Design battle_ship, start of the top module:
module battle_ship(
      input wire clk,			 
      input wire clr,
      input wire btnU,
      input wire btnD,
      input wire btnR,
      input wire btnL,
      input wire sel,
	    input sw,
      output wire [2:0] red,	 
      output wire [2:0] green,   
      output wire [1:0] blue,	     
      output wire [3:0] an,
      output wire [7:0] seg,
      output wire hsync,		 
      output wire vsync			 
	);
For scale: roughly 1800 cells after synthesis, about 14000 µm² of cells after synthesis.
==> flow/config.mk <==
export PLATFORM = sky130hd
export DESIGN_NAME = battle_ship
export DESIGN_NICKNAME = battle_ship
export VERILOG_FILES = /design/flow/design.v
export SDC_FILE = /design/flow/constraint.sdc
export NUM_CORES = 4
export LEC_CHECK = 0
export CAP_MARGIN = 20
export CORE_MARGIN = 2
export CORE_UTILIZATION = 60
export CTS_CLUSTER_SIZE = 61
export MAX_ROUTING_LAYER = met4
export SETUP_SLACK_MARGIN = 1.97
export SLEW_MARGIN = 20
==> flow/constraint.sdc <==
create_clock -name core_clock -period 8.06 [get_ports {clk}]
set_input_delay 1.6120 -clock core_clock [delete_from_list [all_inputs] [get_ports {clk}]]
set_output_delay 1.6120 -clock core_clock [all_outputs]
set_load 0.01 [all_outputs]
run.sh (not shown) runs the stock make flow with config.mk's settings and CLKGATE_MAP_FILE=.
The first run completed without violations.
Edit:
--- a/flow/config.mk
+++ b/flow/config.mk
@@ -10,4 +10 @@
-export CORE_UTILIZATION = 60
-export CTS_CLUSTER_SIZE = 61
-export MAX_ROUTING_LAYER = met4
-export SETUP_SLACK_MARGIN = 1.97
+export CORE_UTILIZATION = 27
==> flow/constraint.sdc (replaced) <==
create_clock -name core_clock -period 4.75 [get_ports {clk}]
set_input_delay 0.9500 -clock core_clock [delete_from_list [all_inputs] [get_ports {clk}]]
set_output_delay 0.9500 -clock core_clock [all_outputs]
set_load 0.01 [all_outputs]
Outcome:
- count of clock-buffer cells in the layout fell by 3
- maximum frequency rose by about 11%
- design area rose by about 5%
Edit:
--- a/flow/config.mk
+++ b/flow/config.mk
@@ -10 +10,2 @@
-export CORE_UTILIZATION = 27
+export CORE_UTILIZATION = 70
+export CTS_CLUSTER_SIZE = 32
==> flow/constraint.sdc (replaced) <==
create_clock -name core_clock -period 8.68 [get_ports {clk}]
set_input_delay 1.7360 -clock core_clock [delete_from_list [all_inputs] [get_ports {clk}]]
set_output_delay 1.7360 -clock core_clock [all_outputs]
set_load 0.01 [all_outputs]
The changed run went through all stages and came out clean.
Total power falls by 45%.
Wire length goes down by 4.6%.
Utilization rose by 46 points.
Die area came out lower by 61%.
Worst setup slack gets better by 3.4 ns.
Via count goes up by 5.4%.
Edit:
--- a/flow/config.mk
+++ b/flow/config.mk
@@ -11 +11 @@
-export CTS_CLUSTER_SIZE = 32
+export CTS_CLUSTER_DIAMETER = 80
==> flow/constraint.sdc (replaced) <==
create_clock -name core_clock -period 3.24 [get_ports {clk}]
set_input_delay 0.6480 -clock core_clock [delete_from_list [all_inputs] [get_ports {clk}]]
set_output_delay 0.6480 -clock core_clock [all_outputs]
set_load 0.01 [all_outputs]
With this change the flow ended with an error in global routing.
Die area is unchanged.
Synthesized cell count is unchanged.
Synthesized area stays the same.
Edit:
--- a/flow/config.mk
+++ b/flow/config.mk
@@ -10,2 +10 @@
-export CORE_UTILIZATION = 70
-export CTS_CLUSTER_DIAMETER = 80
+export CORE_UTILIZATION = 40
==> flow/constraint.sdc (replaced) <==
create_clock -name core_clock -period 3.92 [get_ports {clk}]
set_input_delay 0.7840 -clock core_clock [delete_from_list [all_inputs] [get_ports {clk}]]
set_output_delay 0.7840 -clock core_clock [all_outputs]
set_load 0.01 [all_outputs]
With this change the flow went through all stages and came out clean.
Synthesized area does not change.
Die size goes up by 73%.
Synthesized cell count stays the same.


Starting RTL as in the previous note.
clock: 6.87 ns
lec_check: 0
cap_margin: 5
core_aspect_ratio: 0.85
core_margin: 2
core_utilization: 72
cts_cluster_size: 31
hold_slack_margin: 0.29
setup_slack_margin: -0.31
slew_margin: 20
Change:
- CAP_MARGIN: 5 -> 20
- CORE_ASPECT_RATIO: 0.85 -> not set
- CORE_UTILIZATION: 72 -> 40
- CTS_CLUSTER_SIZE: 31 -> not set
- HOLD_SLACK_MARGIN: 0.29 -> not set
- SETUP_SLACK_MARGIN: -0.31 -> not set
- clock period: 6.87 -> 10.0 ns (I/O delays scaled with it)
Cell count rises by 11%.
Global-route usage falls by 24 points.
Setup slack gains 3.4 ns.
Routed wire length falls by 8.3%.
Die size rises by 77%.
Cell area rises by 2.7%.
Change:
- CAP_MARGIN: 20 -> 0
- CELL_PAD_IN_SITES_DETAIL_PLACEMENT: not set -> 1
- CELL_PAD_IN_SITES_GLOBAL_PLACEMENT: not set -> 0
- CORE_ASPECT_RATIO: not set -> 0.64
- CORE_MARGIN: 2 -> 10
- CORE_UTILIZATION: 40 -> 51
- CTS_CLUSTER_SIZE: not set -> 91
- GPL_ROUTABILITY_DRIVEN: not set -> 0
- MAX_ROUTING_LAYER: not set -> met5
- PLACE_DENSITY_LB_ADDON: not set -> 0.18
- TNS_END_PERCENT: not set -> 75
Clock skew went up by 0.0073 ns.
Clock power went down by a few percent.
Non-clock buffer count went down by 4.
Design area went down slightly.
Change:
- ABC_AREA: not set -> 1
- CAP_MARGIN: 0 -> 25
- CELL_PAD_IN_SITES_DETAIL_PLACEMENT: 1 -> not set
- CELL_PAD_IN_SITES_GLOBAL_PLACEMENT: 0 -> not set
- CORE_ASPECT_RATIO: 0.64 -> 1.54
- CORE_MARGIN: 10 -> 2
- CORE_UTILIZATION: 51 -> 40
- CTS_CLUSTER_SIZE: 91 -> 58
- GPL_ROUTABILITY_DRIVEN: 0 -> 1
- GPL_TIMING_DRIVEN: not set -> 0
- MAX_ROUTING_LAYER: met5 -> not set
- PLACE_DENSITY_LB_ADDON: 0.18 -> 0.3
- TNS_END_PERCENT: 75 -> 70
- utilization is lower by 10 points
- register-to-register slack loses 2.0 ns
- global-route usage is lower by 6.2 points
- setup slack loses 2.0 ns
- area after synthesis is about the same
- clock power is lower by about 5%
- flip-flop count is unchanged
Change:
- ABC_AREA: 1 -> not set
- CAP_MARGIN: 25 -> 20
- CORE_ASPECT_RATIO: 1.54 -> not set
- CTS_CLUSTER_SIZE: 58 -> not set
- GPL_ROUTABILITY_DRIVEN: 1 -> not set
- GPL_TIMING_DRIVEN: 0 -> not set
- PLACE_DENSITY_LB_ADDON: 0.3 -> not set
- TNS_END_PERCENT: 70 -> not set
- clock period: 10.0 -> 4.75 ns (I/O delays scaled with it)
Result: The changed run completed without violations; total power rose by well over a third; design area shrinks slightly; worst hold slack is better by 0.0045 ns; global-route usage came out higher by 3.2 points.


## v3
battle_ship again, from the RTL that the note above started with.
Settings: LEC_CHECK=0, CAP_MARGIN=20, CORE_MARGIN=2, CORE_UTILIZATION=54, CTS_CLUSTER_SIZE=61, SETUP_SLACK_MARGIN=1.97, SLEW_MARGIN=20; clock period 7.44 ns.
diff inputs: v3 => v48
Settings: CTS_CLUSTER_SIZE: 61 -> unset; CORE_UTILIZATION: 54 -> 33; SETUP_SLACK_MARGIN: 1.97 -> unset; the clock period (ns, I/O delays scaled along): 7.44 -> 13.4.
- Both conditions hold for v48: the flow ran to the end and the final layout passed the timing, design-rule and antenna checks.
- The run with more routed wire is v48, not v3.
- Taking v3 as the reference, in v48 data required time of the critical path higher; cell depth of the worst setup path shrank by 12; area of the multi-input gates saw little to no change; via count barely changed; post-route clock period utilization lower.
- As of v48, power had fallen by more than a quarter compared to v3.
- Post-layout utilization of the core, v3 and v48, lower one = v48.
- Relative to v3, area of all placed cells without fillers has gone up in v48.
- v3 reports its cell at the slowest stage of the critical path as a311oi_1 while v48 reports and2_2.
- Power per standard cell area in v48 vs v3: down 45%
- Of v3 and v48, v48 shows the higher number of placement rows, with v3 below it.
- Worst setup path startpoint = mySelections.seg[4]: v3; worst setup path startpoint = sw: v48
The inputs of v30 differ from those of v48 as listed below.
Settings: CORE_UTILIZATION changed from 33 to 56; the clock period (ns, I/O delays scaled along) changed from 13.4 to 5.21.
==> comparison <==
- Number of cells on the critical path, v30 and v48: smaller value in v48
- Routed wire in v30 totals less than in v48.
- In the flow results for v30 and v48, the global-route wire length before repair is smaller on v30.
- When v30 is set beside v48, its met3 layer usage reported by global route turns out to be 2.0 points larger.
- ~same power share of the combinational group in v30 and v48
- Looking at destination of the critical timing path, the confirm_select.pships[27] result is from v30; the cguesses.guess[9] one comes from v48.
- Each of the runs, namely v30 and v48, reached the end of the flow and came out clean.
- Of v30 and v48, the lower well tap count belongs to v30.
- Of the two values seen for start-to-end type of the worst setup path, register to register was produced by v30 and primary input to register by v48.
Relative to v30, the following input files were edited for v17:
Settings: a change of CORE_UTILIZATION from 56 to 66; a change of the clock period (ns, I/O delays scaled along) from 5.21 to 3.43.
Results
- Of v30 and v17, just one finished clean: v30.
- Relative to v30, post-route non-filler standard cell count has gone up in v17.
- v17 ends up with a global-route wire length before repair that is 14000 um higher than in v30.
- | peak supply drop | v17 vs v30 | worse |
- Compared with v30, total power consumption of the routed design in v17 increased by more than half.
- Delta (v17 minus v30): number of cells upsized or downsized after cts saw an increase, clock network power share saw a decrease, design area saw an increase.
Changes in v12 relative to v17:
Settings: an added SETUP_SLACK_MARGIN of 0.84; an added ABC_AREA of 1; a change of the clock period (ns, I/O delays scaled along) from 3.43 to 3.25.
[summary]
No final results exist for v12, since it was stopped by error DPL-0038 during clock tree synthesis.
Between v17 and v12, the difference in area of the synthesized netlist per yosys stat is negligible.
Area of the mapped netlist delta (v12 -> v17): insignificant
[v12] instance count of the mapped netlist rose about 19% relative to v17
The higher total cells reported by yosys after synthesis came out of v12.
Between v17 and v12, the simple-gate share of the synthesized area is higher for v12.
| effective utilization at floorplan | v12 vs v17 | ≈ equal |
In the flow results for v17 and v12, the number of unique standard cell types used by synthesis is smaller on v12.


Setup of build 40:
battle_ship again, from the RTL that the note above started with.
clock: 4.12 ns
lec_check: 0
cap_margin: 15
core_aspect_ratio: 0.87
core_margin: 2
core_utilization: 65
cts_cluster_diameter: 28
setup_slack_margin: 1.17
slew_margin: 20
tns_end_percent: 5
The inputs of build 58 differ from those of build 40 as listed below.
- CORE_ASPECT_RATIO no longer set, was 0.87
- ABC_AREA now 1, previously not set
- CTS_CLUSTER_DIAMETER no longer set, was 28
- CORE_UTILIZATION now 72, was 65
- CAP_MARGIN now 20, was 15
- SETUP_SLACK_MARGIN no longer set, was 1.17
- TNS_END_PERCENT no longer set, was 5
- the clock period (ns, I/O delays scaled along) now 4.46, was 4.12
[summary]
Build 58 did not run to completion, as it errored out during global routing.
[compare] base=build 40 new=build 58: synthesized net count went up, number of standard cells reported by yosys went up by 19%, area of the synthesized netlist per yosys stat level, detailed placement HPWL shrank by 3.1 mm.
Build 58 ends up with a cell row count that is 2.0% higher than in build 40.
## Diff of input files: build 79 against build 58
- the clock period (ns, I/O delays scaled along): 4.46 -> 6.63
Notes after the runs:
- Comparing build 79 against build 58, there is no change at all in total clock buffers created by CTS.
- As far as area fraction in full adders, half adders and majority gates goes, build 79 and build 58 are indistinguishable; the numbers are identical.
- Summary of the comparison: number of placed cells counting well taps is lower in build 79, relative to build 58.
- Looking at the reports, build 79 completed the entire flow and the layout it produced met the timing, design-rule and antenna checks.
- Final weighted congestion of routability-driven global placement ends up lower on build 79.
- Relative to build 58, post-detailed-placement half-perimeter wirelength has gone down in build 79.
- From build 58 to build 79, chip area estimate from yosys synthesis did not move at all.
- Reported for build 79 and build 58, area after synthesis turned out identical to the last digit.
Modified inputs, build 95 compared to build 79
- SETUP_SLACK_MARGIN: unset -> -0.22
- ABC_AREA: 1 -> unset
- the clock period (ns, I/O delays scaled along): 6.63 -> 3.58
==> comparison <==
- Across build 79 and build 95, a clean result was obtained everywhere but in build 95.
- Between build 95 and build 79, the die size does not differ in any meaningful way.
- Compared with build 79, in build 95 fraction of area in clock buffers and inverters shows a reduction of 0.75 points, clock buffer count from CTS went down 4.0%, combinational-cell power consumption went up by 200%.
Here is what was changed in the inputs of build 89 compared with build 95.
- CORE_UTILIZATION: 72 -> 68
- the clock period (ns, I/O delays scaled along): 3.58 -> 3.32
==> comparison <==
- Compared build 89 vs build 95, and setup slack of the critical path after layout is up in build 89.
- NOTE: worst ir drop on vdd in build 89 falls short of that of build 95
- What the final checks of build 89 revealed, after a flow that finished every stage, was a layout that fails on negative setup slack.
- Compared with build 95, build 89 shows a higher area of all placed cells without fillers.
- Cmp build 89 vs build 95: final-layout clock buffer total lower in build 89
- Switching power of the nets on build 89 is behind build 95.
- From build 95 to build 89, number of sequential cells in the layout did not move at all.
- Detailed-route wire length per cell: build 95 and build 89 compared, higher one is build 95
- Comparing clock skew for build 95 and build 89, the smaller number came from build 89.
- Taking build 95 as the reference, in build 89 total cell area at the placement stage climbed 5.7%, final total power climbed 4.1%.


== run A ==
Starting RTL as in the previous note.
clock: 3.11 ns
lec_check: 0
abc_area: 1
cap_margin: 20
core_aspect_ratio: 0.5
core_margin: 2
core_utilization: 72
cts_cluster_diameter: 296
cts_cluster_size: 100
slew_margin: 20
tns_end_percent: 10
Status: run A FAILED at detailed placement (3_5_place_dp) (tool error)
Here is what was changed in the inputs of run B compared with run A.
==> flow/config.mk <==
export PLATFORM = sky130hd
export DESIGN_NAME = battle_ship
export DESIGN_NICKNAME = battle_ship
export VERILOG_FILES = /design/flow/design.v
export SDC_FILE = /design/flow/constraint.sdc
export NUM_CORES = 4
export LEC_CHECK = 0
export CAP_MARGIN = 20
export CORE_MARGIN = 2
export CORE_UTILIZATION = 72
export PLACE_DENSITY_LB_ADDON = 0.2
export SLEW_MARGIN = 20
==> flow/constraint.sdc <==
create_clock -name core_clock -period 3.54 [get_ports {clk}]
set_input_delay 0.7080 -clock core_clock [delete_from_list [all_inputs] [get_ports {clk}]]
set_output_delay 0.7080 -clock core_clock [all_outputs]
set_load 0.01 [all_outputs]
--- outcome ---
Run B failed in global routing (5_1_grt) with GRT-0232.
| die size | run A vs run B | ≈ equal |
Area figure in the yosys stat output essentially unchanged between run A and run B.
Relative to run A, mux contribution to synthesized area has gone up in run B.
Between run B and run A, the difference in post-synthesis instance area is negligible.
Summary — synthesized cell count, run B relative to run A: lower, by about 16%.
> inputs changed (run B -> run C)
-- flow/config.mk --
<<< run B, line 9
export CORE_MARGIN = 2
export CORE_UTILIZATION = 72
export PLACE_DENSITY_LB_ADDON = 0.2
export SLEW_MARGIN = 20
>>> run C, line 9
export CORE_MARGIN = 2
export CORE_UTILIZATION = 59
export SLEW_MARGIN = 20
==> flow/constraint.sdc <==
create_clock -name core_clock -period 5.4 [get_ports {clk}]
set_input_delay 1.0800 -clock core_clock [delete_from_list [all_inputs] [get_ports {clk}]]
set_output_delay 1.0800 -clock core_clock [all_outputs]
set_load 0.01 [all_outputs]
Notes after the runs:
The half-perimeter wire length after placement reported for run C is smaller than that of run B by about 8%. Relative to run B, die outline area has gone up in run C. Run C finished every stage and its layout cleared the timing, design-rule and antenna checks. As of run C, final weighted congestion of routability-driven global placement had fallen by more than 10% compared to run B.
--- input diff run C..run D ---
-- flow/config.mk --
<<< run C, line 9
export CORE_MARGIN = 2
export CORE_UTILIZATION = 59
export SLEW_MARGIN = 20
>>> run D, line 9
export CORE_MARGIN = 2
export CORE_UTILIZATION = 63
export SLEW_MARGIN = 20
==> flow/constraint.sdc <==
create_clock -name core_clock -period 3.97 [get_ports {clk}]
set_input_delay 0.7940 -clock core_clock [delete_from_list [all_inputs] [get_ports {clk}]]
set_output_delay 0.7940 -clock core_clock [all_outputs]
set_load 0.01 [all_outputs]
Findings:
- Run D finished all stages; the layout is clean.
- Cmp run D vs run C: routed wire length higher in run D
- | part of the total power dissipated in combinational logic | run D vs run C | 3.3 points higher |
- Run D reports a lower critical path data required time than run C does.
- Comparing run C and run D, the lower fraction of area in registers is on run D.
- Run D vs. run C: post-layout instance count excluding filler cells rose by 55; number of nets in the finished design rose by 95; wire length of the first global-routing pass rose by about 6.6%; clock slew seen by the registers of the worst setup and hold paths stayed essentially flat.
What run E does differently from run D at the input level:
-- flow/config.mk --
<<< run D, line 7
export LEC_CHECK = 0
export CAP_MARGIN = 20
export CORE_MARGIN = 2
export CORE_UTILIZATION = 63
export SLEW_MARGIN = 20
>>> run E, line 7
export LEC_CHECK = 0
export ABC_AREA = 1
export CAP_MARGIN = 20
export CORE_MARGIN = 2
export CORE_UTILIZATION = 72
export CTS_CLUSTER_DIAMETER = 232
export CTS_CLUSTER_SIZE = 20
export PLACE_DENSITY = 0.79
export SETUP_SLACK_MARGIN = 0.35
export SLEW_MARGIN = 20
--- outcome ---
Flow for run E halted at clock tree synthesis (4_1_cts), error code DPL-0033. Run D: no failed stages, no open violations at the end. Number of cells in the design after placement (run D / run E): 0.78. Adder-cell area share of the yosys netlist essentially unchanged between run E and run D. Across both runs, tally of unique sky130hd cells used after synthesis was lower for run E than for run D. From run D to run E the numbers moved as follows: parity-gate share of the synthesized area counting xor and xnor cells shows a reduction of 0.69 points, gate count of the mapped netlist shows an increase of 343. Run E gives less die width than run D did. The area after synthesis of run E and that of run D are within noise of each other. Status: chip area in the Yosys report parity (run E, run D).
Power figures rest on the tool's default switching activity, not on a simulated workload.
